Design Cordic, start of the top module:
module Cordic(clk,rst,phase_step,xin,yin,xout,yout);
parameter IN_WIDTH	= 16; 
parameter EXTRA_BITS	= 6; 
localparam WI			= IN_WIDTH;
localparam WXY			= IN_WIDTH+EXTRA_BITS; 
localparam STG			= WXY; 
input clk;
input rst; 
input signed  [31:0]    phase_step; 
input signed  [WI-1:0]  xin,yin;
output signed [WXY-1:0] xout,yout;
wire signed [31:0] atan_table [0:31];
                 assign atan_table[00] = 32'b0010_0000_0000_0000_0000_0000_0000_0000;
						assign atan_table[01] = 32'b0001_0010_1110_0100_0000_0101_0001_1110;
						assign atan_table[02] = 32'b0000_1001_1111_1011_0011_1000_0101_1011;
						assign atan_table[03] = 32'b0000_0101_0001_0001_0001_0001_1101_0100;
						assign atan_table[04] = 32'b0000_0010_1000_1011_0000_1101_0100_0011;
						assign atan_table[05] = 32'b0000_0001_0100_0101_1101_0111_1110_0001;
						assign atan_table[06] = 32'b0000_0000_1010_0010_1111_0110_0001_1110;
						assign atan_table[07] = 32'b0000_0000_0101_0001_0111_1100_0101_0101;
						assign atan_table[08] = 32'b0000_0000_0010_1000_1011_1110_0101_0011;
						assign atan_table[09] = 32'b0000_0000_0001_0100_0101_1111_0010_1111;
						assign atan_table[10] = 32'b0000_0000_0000_1010_0010_1111_1001_1000;
						assign atan_table[11] = 32'b0000_0000_0000_0101_0001_0111_1100_1100;
						assign atan_table[12] = 32'b0000_0000_0000_0010_1000_1011_1110_0110;
						assign atan_table[13] = 32'b0000_0000_0000_0001_0100_0101_1111_0011;
						assign atan_table[14] = 32'b0000_0000_0000_0000_1010_0010_1111_1010;
						assign atan_table[15] = 32'b0000_0000_0000_0000_0101_0001_0111_1101;
						assign atan_table[16] = 32'b0000_0000_0000_0000_0010_1000_1011_1110;
						assign atan_table[17] = 32'b0000_0000_0000_0000_0001_0100_0101_1111;
						assign atan_table[18] = 32'b0000_0000_0000_0000_0000_1010_0011_0000;
  ...
Size in the first run: about 13000 cells after synthesis, roughly 1600 flip-flops, roughly 110 I/O pins, ~110000 µm² of cells after synthesis.
make LEC_CHECK=0 CAP_MARGIN=40 CORE_MARGIN=2 CORE_UTILIZATION=72 CTS_CLUSTER_DIAMETER=362 SETUP_SLACK_MARGIN=-0.33 SLEW_MARGIN=20 finish   # period 3.26 ns
run.sh (not shown) runs the stock make flow with config.mk's settings and CLKGATE_MAP_FILE=.
The first run finished but fails on negative setup slack.
Next try:
- CAP_MARGIN: 40 -> 20
- CORE_UTILIZATION: 72 -> 68
- CTS_CLUSTER_DIAMETER: 362 -> default
- SETUP_SLACK_MARGIN: -0.33 -> default
- clock period: 3.26 -> 3.55 ns (I/O delays scaled with it)
The new run finished but fails on negative setup slack.
Die area increases by a few percent.
Worst setup slack improved by 370 ps.
Sequential share of layout area climbs by 1.2 points.
Non-clock buffer count goes down by 931.
Cell count decreases by a few percent.
Count of clock-buffer cells in the layout rose by 12.
Maximum frequency went up by a few percent.
Utilization went down by 8.7 points.
Wire length decreases by about a fifth.
Via count fell by roughly a tenth.

* * *

Starting RTL as in the previous note.
Settings: LEC_CHECK=0, CAP_MARGIN=20, CORE_MARGIN=2, CORE_UTILIZATION=72, MAX_ROUTING_LAYER=met4, PLACE_DENSITY=0.95, SETUP_SLACK_MARGIN=-0.33, SLEW_MARGIN=20; clock period 3.27 ns.
The first run failed in 5_1_grt.
Then changed:
Settings changed: CAP_MARGIN 20 to 5, CTS_CLUSTER_DIAMETER set to 379, MAX_ROUTING_LAYER met4 to not set, PLACE_DENSITY 0.95 to not set.
After rerunning: The changed run finished with negative setup slack left. Die area is unchanged. Synthesized cell count does not change. Area after synthesis is unchanged.
Then changed:
Settings changed: CAP_MARGIN 5 to 10, CTS_CLUSTER_DIAMETER 379 to not set, SETUP_SLACK_MARGIN -0.33 to 0.44.
Clock period 3.27 ns to 3.56 ns, I/O delays scaled along.
After rerunning:
- The changed run died in 5_1_grt
- area after synthesis is unchanged
- die area does not change
- synthesized cell count stays the same
Then changed:
Settings changed: CAP_MARGIN 10 to 20, CORE_UTILIZATION 72 to 40, SETUP_SLACK_MARGIN 0.44 to not set.
Clock period 3.56 ns to 4.28 ns, I/O delays scaled along.
Result: With this change the flow completed with no timing, DRC or antenna violations; area after synthesis does not change; die area is higher by 79%; synthesized cell count does not change.
Then changed:
Settings changed: CAP_MARGIN 20 to 15, CORE_UTILIZATION 40 to 72, SETUP_SLACK_MARGIN set to 0.4.
Clock period 4.28 ns to 3.55 ns, I/O delays scaled along.
Result: The new run ended with an error in 5_1_grt. Synthesized area is unchanged. Die area goes down by 44%. Synthesized cell count is unchanged.
Then changed:
Settings changed: CAP_MARGIN 15 to 20, CORE_UTILIZATION 72 to 40, SETUP_SLACK_MARGIN 0.4 to not set.
Clock period 3.55 ns to 5.0 ns, I/O delays scaled along.
=> The new run finished with timing, DRC and antenna clean. Die area goes up by well over a third. Area after synthesis stays the same. Synthesized cell count stays the same.

* * *

Starting RTL as in the previous note.
clock: 1.59 ns
lec_check: 0
abc_area: 1
cap_margin: 20
core_margin: 2
core_utilization: 69
cts_cluster_diameter: 311
cts_cluster_size: 99
place_density: 0.36
setup_slack_margin: 0.37
slew_margin: 20
tns_end_percent: 5
The starting point ended with an error in 5_1_grt, error GRT-0116.
Next try:
- ABC_AREA: 1 -> unset
- CORE_MARGIN: 2 -> 3
- CORE_UTILIZATION: 69 -> 40
- CTS_CLUSTER_DIAMETER: 311 -> unset
- CTS_CLUSTER_SIZE: 99 -> unset
- GPL_TIMING_DRIVEN: unset -> 0
- PLACE_DENSITY: 0.36 -> unset
- SETUP_SLACK_MARGIN: 0.37 -> unset
- TNS_END_PERCENT: 5 -> unset
- clock period: 1.59 -> 5.0 ns (I/O delays scaled with it)
- The changed run went through all stages and came out clean
- area after synthesis drops by 19%
- die size climbs by 41%
- synthesized cell count drops by 40%
Next try:
- ABC_AREA: unset -> 0
- CORE_ASPECT_RATIO: unset -> 0.89
- CORE_MARGIN: 3 -> 7
- CORE_UTILIZATION: 40 -> 30
- GPL_TIMING_DRIVEN: 0 -> 1
- HOLD_SLACK_MARGIN: unset -> 0.11
- MAX_ROUTING_LAYER: unset -> met4
- MIN_ROUTING_LAYER: unset -> met2
- PLACE_DENSITY: unset -> 0.38
- SLEW_MARGIN: 20 -> 15
Result:
- utilization is lower by 11 points
- count of clock-buffer cells in the layout went up by 27
- clock skew is about the same
- via count came out higher by 45%
- hold slack got worse by 6.6 ps
- setup slack improved by 280 ps
- global-route usage is higher by 9.5 points
- first-iteration DRC count went up to 3.8 times its value
Next try:
- ABC_AREA: 0 -> unset
- CORE_ASPECT_RATIO: 0.89 -> unset
- CORE_MARGIN: 7 -> 2
- CORE_UTILIZATION: 30 -> 45
- GPL_TIMING_DRIVEN: 1 -> unset
- HOLD_SLACK_MARGIN: 0.11 -> unset
- MAX_ROUTING_LAYER: met4 -> unset
- MIN_ROUTING_LAYER: met2 -> unset
- PLACE_DENSITY: 0.38 -> unset
- SLEW_MARGIN: 15 -> 20
- clock period: 5.0 -> 4.28 ns (I/O delays scaled with it)
After rerunning: The new run ran to the end with no violations. Worst hold slack gets better by 15 ps. Flip-flop count stays the same. Count of clock-buffer cells in the layout goes down by 17. Die size went down by 35%. Area after synthesis is unchanged. Non-clock buffer count goes up by 72. Maximum frequency grows by 13%. Setup slack degrades by 200 ps. Clock skew falls by 20 ps.

* * *

job 6074:
The RTL this note starts from:
==> flow/design.v <==
`timescale 1ns / 100ps
module Cordic(clk,rst,phase_step,xin,yin,xout,yout);
parameter IN_WIDTH	= 16; 
parameter EXTRA_BITS	= 6; 
localparam WI			= IN_WIDTH;
localparam WXY			= IN_WIDTH+EXTRA_BITS; 
localparam STG			= WXY; 
input clk;
input rst; 
input signed  [31:0]    phase_step; 
input signed  [WI-1:0]  xin,yin;
output signed [WXY-1:0] xout,yout;
wire signed [31:0] atan_table [0:31];
                 assign atan_table[00] = 32'b0010_0000_0000_0000_0000_0000_0000_0000;
						assign atan_table[01] = 32'b0001_0010_1110_0100_0000_0101_0001_1110;
						assign atan_table[02] = 32'b0000_1001_1111_1011_0011_1000_0101_1011;
						assign atan_table[03] = 32'b0000_0101_0001_0001_0001_0001_1101_0100;
						assign atan_table[04] = 32'b0000_0010_1000_1011_0000_1101_0100_0011;
						assign atan_table[05] = 32'b0000_0001_0100_0101_1101_0111_1110_0001;
						assign atan_table[06] = 32'b0000_0000_1010_0010_1111_0110_0001_1110;
						assign atan_table[07] = 32'b0000_0000_0101_0001_0111_1100_0101_0101;
						assign atan_table[08] = 32'b0000_0000_0010_1000_1011_1110_0101_0011;
						assign atan_table[09] = 32'b0000_0000_0001_0100_0101_1111_0010_1111;
						assign atan_table[10] = 32'b0000_0000_0000_1010_0010_1111_1001_1000;
						assign atan_table[11] = 32'b0000_0000_0000_0101_0001_0111_1100_1100;
						assign atan_table[12] = 32'b0000_0000_0000_0010_1000_1011_1110_0110;
						assign atan_table[13] = 32'b0000_0000_0000_0001_0100_0101_1111_0011;
						assign atan_table[14] = 32'b0000_0000_0000_0000_1010_0010_1111_1010;
						assign atan_table[15] = 32'b0000_0000_0000_0000_0101_0001_0111_1101;
						assign atan_table[16] = 32'b0000_0000_0000_0000_0010_1000_1011_1110;
						assign atan_table[17] = 32'b0000_0000_0000_0000_0001_0100_0101_1111;
						assign atan_table[18] = 32'b0000_0000_0000_0000_0000_1010_0011_0000;
						assign atan_table[19] = 32'b0000_0000_0000_0000_0000_0101_0001_1000;
						assign atan_table[20] = 32'b0000_0000_0000_0000_0000_0010_1000_1100;
						assign atan_table[21] = 32'b0000_0000_0000_0000_0000_0001_0100_0110;
						assign atan_table[22] = 32'b0000_0000_0000_0000_0000_0000_1010_0011;
						assign atan_table[23] = 32'b0000_0000_0000_0000_0000_0000_0101_0001;
						assign atan_table[24] = 32'b0000_0000_0000_0000_0000_0000_0010_1001;
						assign atan_table[25] = 32'b0000_0000_0000_0000_0000_0000_0001_0100;
						assign atan_table[26] = 32'b0000_0000_0000_0000_0000_0000_0000_1010;
						assign atan_table[27] = 32'b0000_0000_0000_0000_0000_0000_0000_0101;
						assign atan_table[28] = 32'b0000_0000_0000_0000_0000_0000_0000_0011;
						assign atan_table[29] = 32'b0000_0000_0000_0000_0000_0000_0000_0010;
						assign atan_table[30] = 32'b0000_0000_0000_0000_0000_0000_0000_0001;
						assign atan_table[31] = 32'b0000_0000_0000_0000_0000_0000_0000_0000;
reg signed [WXY-1:0] X [0:STG-1];
reg signed [WXY-1:0] Y [0:STG-1];
reg signed [31:0]    Z [0:STG-1]; 
reg [31:0] phase_acc;
wire [1:0]  quadrant = phase_acc [31:30]; 
wire signed [WI-1:0] nxin,nyin;
assign nxin = -xin;
assign nyin = -yin;
always @(posedge clk)
	begin
		case(quadrant)
			2'b00,2'b11: 
				begin  
					X[0] <= {xin[WI-1],xin}<<{EXTRA_BITS-1};
					Y[0] <= {yin[WI-1],yin}<<{EXTRA_BITS-1};
					Z[0] <= phase_acc ;
				end
			2'b01:
				begin
					X[0] <= {nyin[WI-1],nyin}<<{EXTRA_BITS-1};
					Y[0] <= {xin[WI-1],xin}<<{EXTRA_BITS-1};
					Z[0] <= {2'b00,phase_acc[29:0]}; 
				end
			2'b10:
				begin
					X[0] <= {yin[WI-1],yin}<<{EXTRA_BITS-1};
					Y[0] <= {nxin[WI-1],nxin}<<{EXTRA_BITS-1};
					Z[0] <= {2'b11,phase_acc[29:0]};
				end
			default:;
		endcase
		if(rst) phase_acc<=32'd0; else phase_acc<=phase_acc+phase_step;
	end
genvar i;
generate
	for(i=0;i<(STG-1);i=i+1)
	begin:ITERATION
	wire z_sign;
	wire signed [WXY-1:0] x_shr,y_shr;
	assign x_shr=X[i]>>>i;
	assign y_shr=Y[i]>>>i;
	assign z_sign=Z[i][31];
	always @ (posedge clk)
			begin
				X[i+1] <= z_sign?(X[i]+y_shr):(X[i]-y_shr);
				Y[i+1] <= z_sign?(Y[i]-x_shr):(Y[i]+x_shr);
				Z[i+1] <= z_sign?(Z[i]+atan_table[i]):(Z[i]-atan_table[i]);
				end
	end
endgenerate
assign xout	=	X[STG-1];
assign yout	=	Y[STG-1];
endmodule
make LEC_CHECK=0 ABC_AREA=1 CAP_MARGIN=20 CORE_MARGIN=2 CORE_UTILIZATION=69 CTS_CLUSTER_DIAMETER=311 CTS_CLUSTER_SIZE=99 SETUP_SLACK_MARGIN=-0.05 SLEW_MARGIN=20 finish   # period 1.59 ns
Job 6074 never completed, since it errored out during global routing.
--- input diff job 6074..job 7396 ---
==> flow/config.mk <==
export PLATFORM = sky130hd
export DESIGN_NAME = Cordic
export DESIGN_NICKNAME = Cordic
export VERILOG_FILES = /design/flow/design.v
export SDC_FILE = /design/flow/constraint.sdc
export NUM_CORES = 4
export LEC_CHECK = 0
export CAP_MARGIN = 20
export CORE_MARGIN = 2
export CORE_UTILIZATION = 70
export SLEW_MARGIN = 20
==> flow/constraint.sdc <==
create_clock -name core_clock -period 3.56 [get_ports {clk}]
set_input_delay 0.7120 -clock core_clock [delete_from_list [all_inputs] [get_ports {clk}]]
set_output_delay 0.7120 -clock core_clock [all_outputs]
set_load 0.01 [all_outputs]
Results
Job 7396 vs. job 6074: share of synthesized cell area in and-or and or-and compound cells picked up an extra 8.8 points; post-synthesis cell type count moved up; cell area after synthesis down about 19%; register bit total from synthesis comparable; synthesized cell count lower.
[flow] job 7396 | stages: complete | final checks: fail | reason: negative setup slack
Compared with job 6074, in job 7396 TritonCTS buffer count higher; core box area lower.
The lower area figure in the yosys stat output of job 6074 and job 7396 is in job 7396.
Input-level comparison between job 8073 and job 7396:
-- flow/config.mk --
<<< job 7396, line 9
export CORE_MARGIN = 2
export CORE_UTILIZATION = 70
export SLEW_MARGIN = 20
>>> job 8073, line 9
export CORE_MARGIN = 2
export CORE_UTILIZATION = 71
export CTS_CLUSTER_DIAMETER = 188
export PLACE_DENSITY_LB_ADDON = 0.27
export SLEW_MARGIN = 20
==> flow/constraint.sdc <==
create_clock -name core_clock -period 4.1 [get_ports {clk}]
set_input_delay 0.8200 -clock core_clock [delete_from_list [all_inputs] [get_ports {clk}]]
set_output_delay 0.8200 -clock core_clock [all_outputs]
set_load 0.01 [all_outputs]
Among job 7396 and job 8073, a clean, completed layout was produced by job 8073 alone.
Although it ran to completion, job 7396 produced a layout that fails the final checks because of negative setup slack.
Of job 7396 and job 8073, the higher clock network area share belongs to job 8073.
Higher final area was reported by job 7396, not job 8073.
Diff job 7396..job 8073 | post-CTS clock slew at the launch and capture registers of the worst setup and hold paths | negligible
Well-tap cell count: job 8073 < job 7396
Taking job 7396 as the reference, in job 8073 final-stage net count lost 589, smallest setup slack after layout up 0.36 ns, total of plain and repair buffers excluding clock buffers went down about 70%.
Inputs modified between job 8073 and job 8100:
-- flow/config.mk --
<<< job 8073, line 9
export CORE_MARGIN = 2
export CORE_UTILIZATION = 71
export CTS_CLUSTER_DIAMETER = 188
export PLACE_DENSITY_LB_ADDON = 0.27
export SLEW_MARGIN = 20
>>> job 8100, line 9
export CORE_MARGIN = 2
export CORE_UTILIZATION = 72
export CTS_CLUSTER_SIZE = 98
export SLEW_MARGIN = 20
==> flow/constraint.sdc <==
create_clock -name core_clock -period 4.8 [get_ports {clk}]
set_input_delay 0.9600 -clock core_clock [delete_from_list [all_inputs] [get_ports {clk}]]
set_output_delay 0.9600 -clock core_clock [all_outputs]
set_load 0.01 [all_outputs]
## What came out
- Job 8100 completed end to end with timing, DRC and antenna clean.
- Comparing job 8073 and job 8100, global-route usage is higher on job 8073.
- Measured against each other, job 8073 and job 8100 differ in count of buffers not belonging to the clock network in the layout, the lower figure coming from job 8100.
- Where worst hold slack is concerned, job 8073 is better than job 8100.
- [compare] base=job 8073 new=job 8100: final setup skew rose by 0.016 ns, net count reported at finish fell by 138, routed wire length fell by about 2.6%.
--- input diff job 8100..job 4019 ---
-- flow/config.mk --
<<< job 8100, line 7
export LEC_CHECK = 0
export CAP_MARGIN = 20
export CORE_MARGIN = 2
export CORE_UTILIZATION = 72
export CTS_CLUSTER_SIZE = 98
export SLEW_MARGIN = 20
>>> job 4019, line 7
export LEC_CHECK = 0
export CAP_MARGIN = 5
export CORE_MARGIN = 2
export CORE_UTILIZATION = 72
export CTS_CLUSTER_DIAMETER = 359
export SLEW_MARGIN = 20
==> flow/constraint.sdc <==
create_clock -name core_clock -period 3.55 [get_ports {clk}]
set_input_delay 0.7100 -clock core_clock [delete_from_list [all_inputs] [get_ports {clk}]]
set_output_delay 0.7100 -clock core_clock [all_outputs]
set_load 0.01 [all_outputs]
## What came out
Cmp job 8100 and job 4019 / number of placed instances, taps included / lower: job 8100. Compared with job 8100, job 4019 shows a met1 wire length that is 9.1% higher. Area growth from synthesis to layout in job 4019 is 7.9 points higher than in job 8100. Job 4019 against job 8100: design area climbed 8700 um2; final core area utilization climbed 5.7 points. Job 4019 had finished all stages when the layout checks came back failing, citing negative setup slack.
--- input diff job 4019..job 9383 ---
-- flow/config.mk --
<<< job 4019, line 7
export LEC_CHECK = 0
export CAP_MARGIN = 5
export CORE_MARGIN = 2
export CORE_UTILIZATION = 72
export CTS_CLUSTER_DIAMETER = 359
export SLEW_MARGIN = 20
>>> job 9383, line 7
export LEC_CHECK = 0
export CAP_MARGIN = 10
export CORE_MARGIN = 2
export CORE_UTILIZATION = 72
export SETUP_SLACK_MARGIN = -0.33
export SLEW_MARGIN = 20
==> flow/constraint.sdc <==
create_clock -name core_clock -period 3.52 [get_ports {clk}]
set_input_delay 0.7040 -clock core_clock [delete_from_list [all_inputs] [get_ports {clk}]]
set_output_delay 0.7040 -clock core_clock [all_outputs]
set_load 0.01 [all_outputs]
### Flow results
The final report for job 9383 shows a completed flow and a layout that fails verification, specifically negative setup slack. Critical path arrival: job 9383 vs job 4019, no meaningful difference. [job 9383 vs job 4019] worst setup slack: lower in job 9383. Count of final setup violators in job 9383 is 91 higher than in job 4019. Job 9383 vs. job 4019: initial antenna violation count went down by 5. Die size came out exactly the same in job 4019 and job 9383. Job 9383 against job 4019: final net count shows no meaningful change, share of synthesized area spent on multiplexers ~0 delta. Looking at job 4019 and job 9383, the count of plain and timing-repair buffers is a wash. When job 9383 is set beside job 4019, its number of cells on the worst reg-to-reg path turns out to be 4 smaller. Route | job 9383 vs job 4019 | wire shorter in job 9383. Looking at final critical path time including I/O delays and setup across job 4019 and job 9383, the one that comes out higher is job 4019.
